==> 11-10: inputs <==
==> flow/design.v (excerpt) <==
module pokey_advanced (
    input clk,               
    input enable_179mhz,     
    input reset_n,           
    input [3:0] addr,        
    input [7:0] din,         
    input we,                
    output reg audio_pwm     
);
make LEC_CHECK=0 ABC_AREA=1 CAP_MARGIN=20 CORE_MARGIN=2 CORE_UTILIZATION=72 CTS_CLUSTER_DIAMETER=352 CTS_CLUSTER_SIZE=95 PLACE_DENSITY_LB_ADDON=0.08 SETUP_SLACK_MARGIN=-0.33 SLEW_MARGIN=20 finish   # period 3.33 ns
run.sh (not shown) runs the stock make flow with config.mk's settings and CLKGATE_MAP_FILE=.
==> 08-15: changes against 11-10 <==
ABC_AREA = default   (was 1)
CTS_CLUSTER_DIAMETER = default   (was 352)
CTS_CLUSTER_SIZE = default   (was 95)
PLACE_DENSITY_LB_ADDON = default   (was 0.08)
SETUP_SLACK_MARGIN = default   (was -0.33)
==> flow/constraint.sdc (replaced) <==
create_clock -name core_clock -period 5.2 [get_ports {clk}]
set_input_delay 1.0400 -clock core_clock [delete_from_list [all_inputs] [get_ports {clk}]]
set_output_delay 1.0400 -clock core_clock [all_outputs]
set_load 0.01 [all_outputs]
==> comparison table <==
Run status: 11-10 finished with violations; 08-15 no timing/DRC/antenna violations
Reasons for failing layout checks: 11-10 setup timing; 08-15 -
Routed WL per cell: 11-10 15.1 um; 08-15 18.1 um
Combinational power: 11-10 534 uW; 08-15 136 uW
Utilization of the core after routing: 11-10 84.0%; 08-15 81.6%
Non-clock buffer instance count of the final layout: 11-10 40; 08-15 23
Peak supply drop: 11-10 479 uV; 08-15 308 uV
Filler cell count: 11-10 781; 08-15 736
Met1 WL: 11-10 9540 um; 08-15 8480 um
Synthesized instance count: 11-10 1342; 08-15 978
Sw Ratio: 11-10 27.1%; 08-15 21.3%
Post-synth seq share: 11-10 38.3%; 08-15 40.4%
PnR Total Power: 11-10 4670 uW; 08-15 2920 uW
Most repeated cell in the gate-level netlist after synthesis: 11-10 sky130_fd_sc_hd__nand2_1; 08-15 sky130_fd_sc_hd__dfxtp_1
Flop area: 11-10 3450 um^2; 08-15 3440 um^2
First DRT Iteration DRCs: 11-10 1063; 08-15 903
Lkg Pwr: 11-10 0.00467 uW; 08-15 0.00373 uW
Fraction of power consumed by combinational cells: 11-10 11.4%; 08-15 4.7%
Logic inverters: 11-10 166; 08-15 21

========
==> v10: inputs <==
==> flow/design.v <==
module pokey_advanced (
    input clk,               
    input enable_179mhz,     
    input reset_n,           
    input [3:0] addr,        
    input [7:0] din,         
    input we,                
    output reg audio_pwm     
);
    reg [7:0] audf [0:3];  
    reg [7:0] audc [0:3];  
    reg [7:0] audctl;      
    reg [3:0]  poly4;
    reg [4:0]  poly5;
    reg [16:0] poly17; 
    reg [15:0] counter [0:3]; 
    reg [3:0]  chan_out;    
    reg [4:0] count_64k;    
    reg [6:0] count_15k;    
    reg tick_64khz;
    reg tick_15khz;
    always @(posedge clk) begin
        tick_64khz <= 0;
        tick_15khz <= 0;
        if (!reset_n) begin
            count_64k <= 0;
            count_15k <= 0;
        end else if (enable_179mhz) begin
            if (count_64k == 27) begin  
                count_64k <= 0;
                tick_64khz <= 1;
            end else begin
                count_64k <= count_64k + 1;
            end
            if (count_15k == 113) begin  
                count_15k <= 0;
                tick_15khz <= 1;
            end else begin
                count_15k <= count_15k + 1;
            end
        end
    end
    always @(posedge clk) begin
        if (!reset_n) begin
            audctl <= 0;
            audc[0]<=0; audc[1]<=0; audc[2]<=0; audc[3]<=0;
            audf[0]<=0; audf[1]<=0; audf[2]<=0; audf[3]<=0;
        end else if (we) begin
            case (addr)
                0: audf[0] <= din;
                1: audc[0] <= din;
                2: audf[1] <= din;
                3: audc[1] <= din;
                4: audf[2] <= din;
                5: audc[2] <= din;
                6: audf[3] <= din;
                7: audc[3] <= din;
                8: audctl <= din;
            endcase
        end
    end
    wire p4_next = !(poly4[3] ^ poly4[2]);
    wire p5_next = !(poly5[4] ^ poly5[2]);
    wire p17_next = !(poly17[16] ^ poly17[4]);
    always @(posedge clk) begin
        if (!reset_n) begin
            poly4 <= 4'b1011;
            poly5 <= 5'b10101;
            poly17 <= 17'b10101010101010101;
        end else if (enable_179mhz) begin
            poly4 <= {poly4[2:0], p4_next};
            poly5 <= {poly5[3:0], p5_next};
            poly17 <= {poly17[15:0], p17_next};
        end
    end
    wire link_12 = audctl[4];
    wire link_34 = audctl[3];
    wire use_15khz = audctl[0];  
    integer i;
    reg channel_tick;  
    always @(posedge clk) begin
        if (!reset_n) begin
            counter[0] <= 0; counter[1] <= 0; counter[2] <= 0; counter[3] <= 0;
            chan_out <= 0;
        end else
        for (i=0; i<4; i=i+1) begin
            channel_tick = (use_15khz) ? tick_15khz : tick_64khz;
            if (i == 0 && audctl[6]) channel_tick = enable_179mhz;
            if (i == 2 && audctl[5]) channel_tick = enable_179mhz;
            if (channel_tick) begin
                if (!((i==1 && link_12) || (i==3 && link_34))) begin
                    if (counter[i] == 0) begin
                        if (i==0 && link_12) 
                            counter[i] <= {audf[1], audf[0]}; 
                        else if (i==2 && link_34) 
                            counter[i] <= {audf[3], audf[2]}; 
                        else 
                            counter[i] <= audf[i];
                        case (audc[i][7:5])
                            3'b000: chan_out[i] <= poly17[16] && poly5[4];  
                            3'b001: chan_out[i] <= poly5[4];                
                            3'b010: chan_out[i] <= poly17[16] && poly5[4]; 
                            3'b011: chan_out[i] <= poly5[4];               
                            3'b100: chan_out[i] <= poly17[16];              
                            3'b101: chan_out[i] <= ~chan_out[i];            
                            3'b110: chan_out[i] <= poly17[16];             
                            3'b111: chan_out[i] <= ~chan_out[i];            
                        endcase
                    end else begin
                        counter[i] <= counter[i] - 1;
                    end
                end
            end
        end
    end
    reg [5:0] mixed_audio; 
    integer k;
    always @(*) begin
        mixed_audio = 0;
        for (k=0; k<4; k=k+1) begin
            if (chan_out[k]) begin
                mixed_audio = mixed_audio + audc[k][3:0];
            end
        end
    end
    reg [5:0] pwm_counter;
    always @(posedge clk) begin
        if (!reset_n) begin
            pwm_counter <= 0;
            audio_pwm <= 0;
        end else begin
            pwm_counter <= pwm_counter + 1;
            audio_pwm <= (pwm_counter < mixed_audio);
        end
    end
endmodule
==> flow/run.sh <==
#!/bin/bash
# the make line also repeats each setting of config.mk as NAME=value (left out here)
make -C /OpenROAD-flow-scripts/flow DESIGN_CONFIG=/design/flow/config.mk WORK_HOME=/design/flow/orfs CLKGATE_MAP_FILE= finish
==> flow/config.mk <==
export PLATFORM = sky130hd
export DESIGN_NAME = pokey_advanced
export DESIGN_NICKNAME = pokey_advanced
export VERILOG_FILES = /design/flow/design.v
export SDC_FILE = /design/flow/constraint.sdc
export NUM_CORES = 4
export LEC_CHECK = 0
export CAP_MARGIN = 20
export CORE_ASPECT_RATIO = 0.5
export CORE_MARGIN = 2
export CORE_UTILIZATION = 72
export CTS_CLUSTER_DIAMETER = 352
export CTS_CLUSTER_SIZE = 95
export PLACE_DENSITY = 0.39
export SLEW_MARGIN = 20
==> flow/constraint.sdc <==
create_clock -name core_clock -period 3.33 [get_ports {clk}]
set_input_delay 0.6660 -clock core_clock [delete_from_list [all_inputs] [get_ports {clk}]]
set_output_delay 0.6660 -clock core_clock [all_outputs]
set_load 0.01 [all_outputs]
==> v1: changes against v10 <==
Settings changed: ABC_AREA from default to 1, CORE_ASPECT_RATIO 0.5 to default, CTS_CLUSTER_DIAMETER 352 to 103, CTS_CLUSTER_SIZE 95 to 37, PLACE_DENSITY 0.39 to default, PLACE_DENSITY_LB_ADDON from default to 0.26.
==> flow/constraint.sdc (replaced) <==
create_clock -name core_clock -period 3.05 [get_ports {clk}]
set_input_delay 0.6100 -clock core_clock [delete_from_list [all_inputs] [get_ports {clk}]]
set_output_delay 0.6100 -clock core_clock [all_outputs]
set_load 0.01 [all_outputs]
==> v3: changes against v10 <==
Settings changed: CORE_ASPECT_RATIO 0.5 to default, CORE_UTILIZATION 72 to 65, CTS_CLUSTER_DIAMETER 352 to default, CTS_CLUSTER_SIZE 95 to default, PLACE_DENSITY 0.39 to default.
==> flow/constraint.sdc (replaced) <==
create_clock -name core_clock -period 3.62 [get_ports {clk}]
set_input_delay 0.7240 -clock core_clock [delete_from_list [all_inputs] [get_ports {clk}]]
set_output_delay 0.7240 -clock core_clock [all_outputs]
set_load 0.01 [all_outputs]
==> v7: changes against v10 <==
Settings changed: CORE_ASPECT_RATIO 0.5 to default, CORE_UTILIZATION 72 to 40, CTS_CLUSTER_DIAMETER 352 to default, CTS_CLUSTER_SIZE 95 to default, PLACE_DENSITY 0.39 to default.
==> flow/constraint.sdc (replaced) <==
create_clock -name core_clock -period 5.2 [get_ports {clk}]
set_input_delay 1.0400 -clock core_clock [delete_from_list [all_inputs] [get_ports {clk}]]
set_output_delay 1.0400 -clock core_clock [all_outputs]
set_load 0.01 [all_outputs]
==> flow_metrics.tcl <==
# metrics dict for downstream scripts
set metrics [dict create \
    status "failed layout checks" \
    check.faults "negative setup slack" \
    power.share.clock_pct 40.5 \
    use_met3_pct 7.95 \
    fin_ws_ps -800 \
    setup_viol 1 \
    ys_cells 1342 \
]
That was v1.
==> flow_metrics.tcl <==
# metrics dict for downstream scripts
set metrics [dict create \
    check.faults "negative setup slack" \
    power.share.clock_pct 44.2 \
    ys_cells 978 \
    status "failed layout checks" \
    fin_ws_ps -922 \
    setup_viol 1 \
]
That was v10.
==> flow_metrics.tcl <==
# metrics dict for downstream scripts
set metrics [dict create \
    status "no timing/DRC/antenna violations" \
    use_met3_pct 3.38 \
    taps 275 \
    power.share.clock_pct 46.5 \
    ff2ff_path_depth 22 \
    fin_ws_ps 358 \
    ys_cells 978 \
    setup_viol 0 \
]
That was v7.
==> flow_metrics.tcl <==
# metrics dict for downstream scripts
set metrics [dict create \
    status "failed layout checks" \
    check.faults "negative setup slack" \
    setup_viol 1 \
    use_met3_pct 5.50 \
    drtIter0Drc 686 \
    dp_cells 1135 \
    fin_ws_ps -699 \
    internal_power_mw 3.16 \
]
That was v3.
Power is estimated from default activity; no workload was simulated.
